== build 12 ==
Design compl_mul, start of the top module:
module compl_mul(
   input logic clk_i, 
   input logic srst_i,
   input logic signed [17:0]data_a_i_i,   
   input logic signed [17:0]data_a_q_i,   
   input logic signed [17:0]data_b_i_i,   
   input logic signed [17:0]data_b_q_i,   
   output  logic signed  [36:0]data_i_o,    
   output  logic signed [36:0]data_q_o     
   );
   logic signed [35:0] prod_ii, prod_iq, prod_qi, prod_qq;
   assign prod_ii = data_a_i_i * data_b_i_i;
   assign prod_qq = data_a_q_i * data_b_q_i;
   assign prod_iq = data_a_i_i * data_b_q_i;
   assign prod_qi = data_a_q_i * data_b_i_i;
   always_ff@(posedge clk_i) begin
       if(srst_i)begin
           data_i_o<=0;
           data_q_o<=0;
       end
       else begin
           data_i_o<=prod_ii-prod_qq;
           data_q_o<=prod_iq+prod_qi;
       end
   end
endmodule
Size: roughly 5400 cells after synthesis, about 74 flip-flops, ~150 I/O pins.
make LEC_CHECK=0 CAP_MARGIN=40 CORE_MARGIN=2 CORE_UTILIZATION=69 CTS_CLUSTER_DIAMETER=375 SLEW_MARGIN=20 finish   # period 7.97 ns
run.sh (not shown) runs the stock make flow with config.mk's settings and CLKGATE_MAP_FILE=.
Complete run, failing final checks: build 12, reason negative setup slack.
Here is what was changed in the inputs of build 5 compared with build 12.
# build 12
export LEC_CHECK = 0
export CAP_MARGIN = 40
export CORE_MARGIN = 2
export CORE_UTILIZATION = 69
export CTS_CLUSTER_DIAMETER = 375
export SLEW_MARGIN = 20
create_clock -name core_clock -period 7.97 [get_ports {clk_i}]
# build 5
export LEC_CHECK = 0
export CAP_MARGIN = 20
export CORE_MARGIN = 2
export CORE_UTILIZATION = 66
export SLEW_MARGIN = 20
create_clock -name core_clock -period 8.0 [get_ports {clk_i}]
==> results <==
In build 12 the implementation ran to completion but is not tape-out ready, as the final checks report negative setup slack. Layout checks on build 5: not met. Flow itself completed; violations: negative setup slack. [compare] base=build 12 new=build 5: critical path required time barely changed, final standard cell area without fillers dropped 2100 sq um, via count dropped 3508, floorplan utilization dropped 3.0 points.
The inputs of build 48 differ from those of build 5 as listed below.
# build 5
export LEC_CHECK = 0
export CAP_MARGIN = 20
export CORE_MARGIN = 2
export CORE_UTILIZATION = 66
export SLEW_MARGIN = 20
create_clock -name core_clock -period 8.0 [get_ports {clk_i}]
# build 48
export LEC_CHECK = 0
export CAP_MARGIN = 20
export CORE_MARGIN = 2
export CORE_UTILIZATION = 66
export SETUP_SLACK_MARGIN = 2.84
export SLEW_MARGIN = 20
create_clock -name core_clock -period 11.1 [get_ports {clk_i}]
## What came out
Build 48 ran to completion and came out clean on the timing, design-rule and antenna checks.
Share of final layout cell area taken by clock buffers and inverters across build 48 and build 5: no real change.
The final reports for build 48 and build 5 show number of buffers and inverters on the critical path higher in the former.
Any difference in routed via count between build 48 and build 5 is small enough to ignore.
In terms of share of cell area taken by flip-flops and latches, build 48 and build 5 differ only marginally.
#### Input delta (build 87 over build 48)
# build 48
export LEC_CHECK = 0
export CAP_MARGIN = 20
export CORE_MARGIN = 2
export CORE_UTILIZATION = 66
export SETUP_SLACK_MARGIN = 2.84
export SLEW_MARGIN = 20
create_clock -name core_clock -period 11.1 [get_ports {clk_i}]
# build 87
export LEC_CHECK = 0
export ABC_AREA = 1
export CAP_MARGIN = 20
export CORE_MARGIN = 2
export CORE_UTILIZATION = 44
export SLEW_MARGIN = 20
create_clock -name core_clock -period 9.57 [get_ports {clk_i}]
==> results <==
Delta (build 87 minus build 48): compound-gate portion of the synthesized area rose 0.22 points; post-route standard cell area excluding fillers fell 3200 sq um.

compl_mul again, from the RTL that the note above started with.
==> flow/config.mk <==
export PLATFORM = sky130hd
export DESIGN_NAME = compl_mul
export DESIGN_NICKNAME = compl_mul
export VERILOG_FILES = /design/flow/design.v
export SDC_FILE = /design/flow/constraint.sdc
export NUM_CORES = 4
export LEC_CHECK = 0
export CAP_MARGIN = 20
export CORE_MARGIN = 2
export CORE_UTILIZATION = 72
export MAX_ROUTING_LAYER = met4
export PLACE_DENSITY_LB_ADDON = 0.25
export SLEW_MARGIN = 20
==> flow/constraint.sdc <==
create_clock -name core_clock -period 7.97 [get_ports {clk_i}]
set_input_delay 1.5940 -clock core_clock [delete_from_list [all_inputs] [get_ports {clk_i}]]
set_output_delay 1.5940 -clock core_clock [all_outputs]
set_load 0.01 [all_outputs]
The first run never finished: it broke off in global routing (5_1_grt) on GRT-0232.
==> next run, changes <==
- CORE_UTILIZATION: 72 -> 70
- CTS_CLUSTER_SIZE: not set -> 37
- MAX_ROUTING_LAYER: met4 -> not set
- PLACE_DENSITY_LB_ADDON: 0.25 -> not set
- clock period: 7.97 -> 7.28 ns (I/O delays scaled with it)
Outcome: The changed run finished but fails on negative setup slack. Die area grows by a few percent. Synthesized area is unchanged. Synthesized cell count stays the same.
==> next run, changes <==
- CAP_MARGIN: 20 -> 0
- CORE_UTILIZATION: 70 -> 72
- CTS_CLUSTER_SIZE: 37 -> not set
- MAX_ROUTING_LAYER: not set -> met4
- clock period: 7.28 -> 7.97 ns (I/O delays scaled with it)
Outcome:
- The new run never finished: it broke off in global routing (5_1_grt) on ODB-0269
- synthesized area stays the same
- synthesized cell count stays the same
- die size goes down by 2.7%
==> next run, changes <==
- CAP_MARGIN: 0 -> 20
- CORE_UTILIZATION: 72 -> 40
- MAX_ROUTING_LAYER: met4 -> not set
- clock period: 7.97 -> 16.0 ns (I/O delays scaled with it)
The new run produced a clean layout.
Die area is higher by 79%.
Synthesized area stays the same.
Synthesized cell count is unchanged.

== harbor ==
compl_mul again, from the RTL that the note above started with.
// compl_mul
module compl_mul(
   input logic clk_i, 
   input logic srst_i,
   input logic signed [17:0]data_a_i_i,   
   input logic signed [17:0]data_a_q_i,   
   input logic signed [17:0]data_b_i_i,   
   input logic signed [17:0]data_b_q_i,   
   output  logic signed  [36:0]data_i_o,    
   output  logic signed [36:0]data_q_o     
   );
Settings: LEC_CHECK=0, CAP_MARGIN=15, CORE_MARGIN=2, CORE_UTILIZATION=70, CTS_CLUSTER_SIZE=37, MAX_ROUTING_LAYER=met4, SLEW_MARGIN=20; clock period 7.4 ns.
harbor did not make it past global routing (5_1_grt), where a tool error ended it.
[inputs] nickel vs harbor
- MAX_ROUTING_LAYER removed (was met4)
- CTS_CLUSTER_SIZE removed (was 37)
- CORE_UTILIZATION changed from 70 to 40
- CAP_MARGIN changed from 15 to 20
- the clock period (ns, I/O delays scaled along) changed from 7.4 to 11.8
Of harbor and nickel, only harbor fails to reach the end of the flow.
Re number of synthesized register bits: no difference whatsoever between harbor and nickel.
What harbor reported for area of placed instances has to be multiplied by 0.919 to get the figure for nickel.
Row core outline area: nickel higher / harbor lower
Relative to harbor, placement-stage worst setup slack increased by 2.90 ns in nickel.
Diff harbor -> nickel: placed cell count shows an increase of 3.0%, half-perimeter wire length after placement down about 20%.
When nickel is set beside harbor, its width of the die turns out to be 32% larger.
In the flow results for harbor and nickel, the die size is larger on nickel.
Re TritonCTS buffer count: no difference whatsoever between nickel and harbor.
Die height, nickel vs harbor: up by more than a quarter
#### Input delta (zinc over nickel)
- CORE_UTILIZATION changed from 40 to 25
[summary]
zinc: post-route clock period utilization higher than nickel
Post-synth design cell area came out exactly the same in zinc and nickel.
On met1 usage in global routing, the lower figure sits with zinc, not nickel.
For raven, these inputs were changed with respect to zinc:
- MAX_ROUTING_LAYER newly set to met4
- CAP_MARGIN changed from 20 to 35
- CORE_UTILIZATION changed from 25 to 72
- the clock period (ns, I/O delays scaled along) changed from 11.8 to 7.97
Notes after the runs:
- FAIL: raven; every other run in raven and zinc is clean
- FAIL raven @ global routing (5_1_grt): tool exited with error
- From zinc to raven the numbers moved as follows: total die size lost 65%; row count fell by 68; die width has decreased; yosys stat chip area neither gained nor lost much.
- NOTE routability-driven placement congestion ratio zinc->raven increased by more than 10%
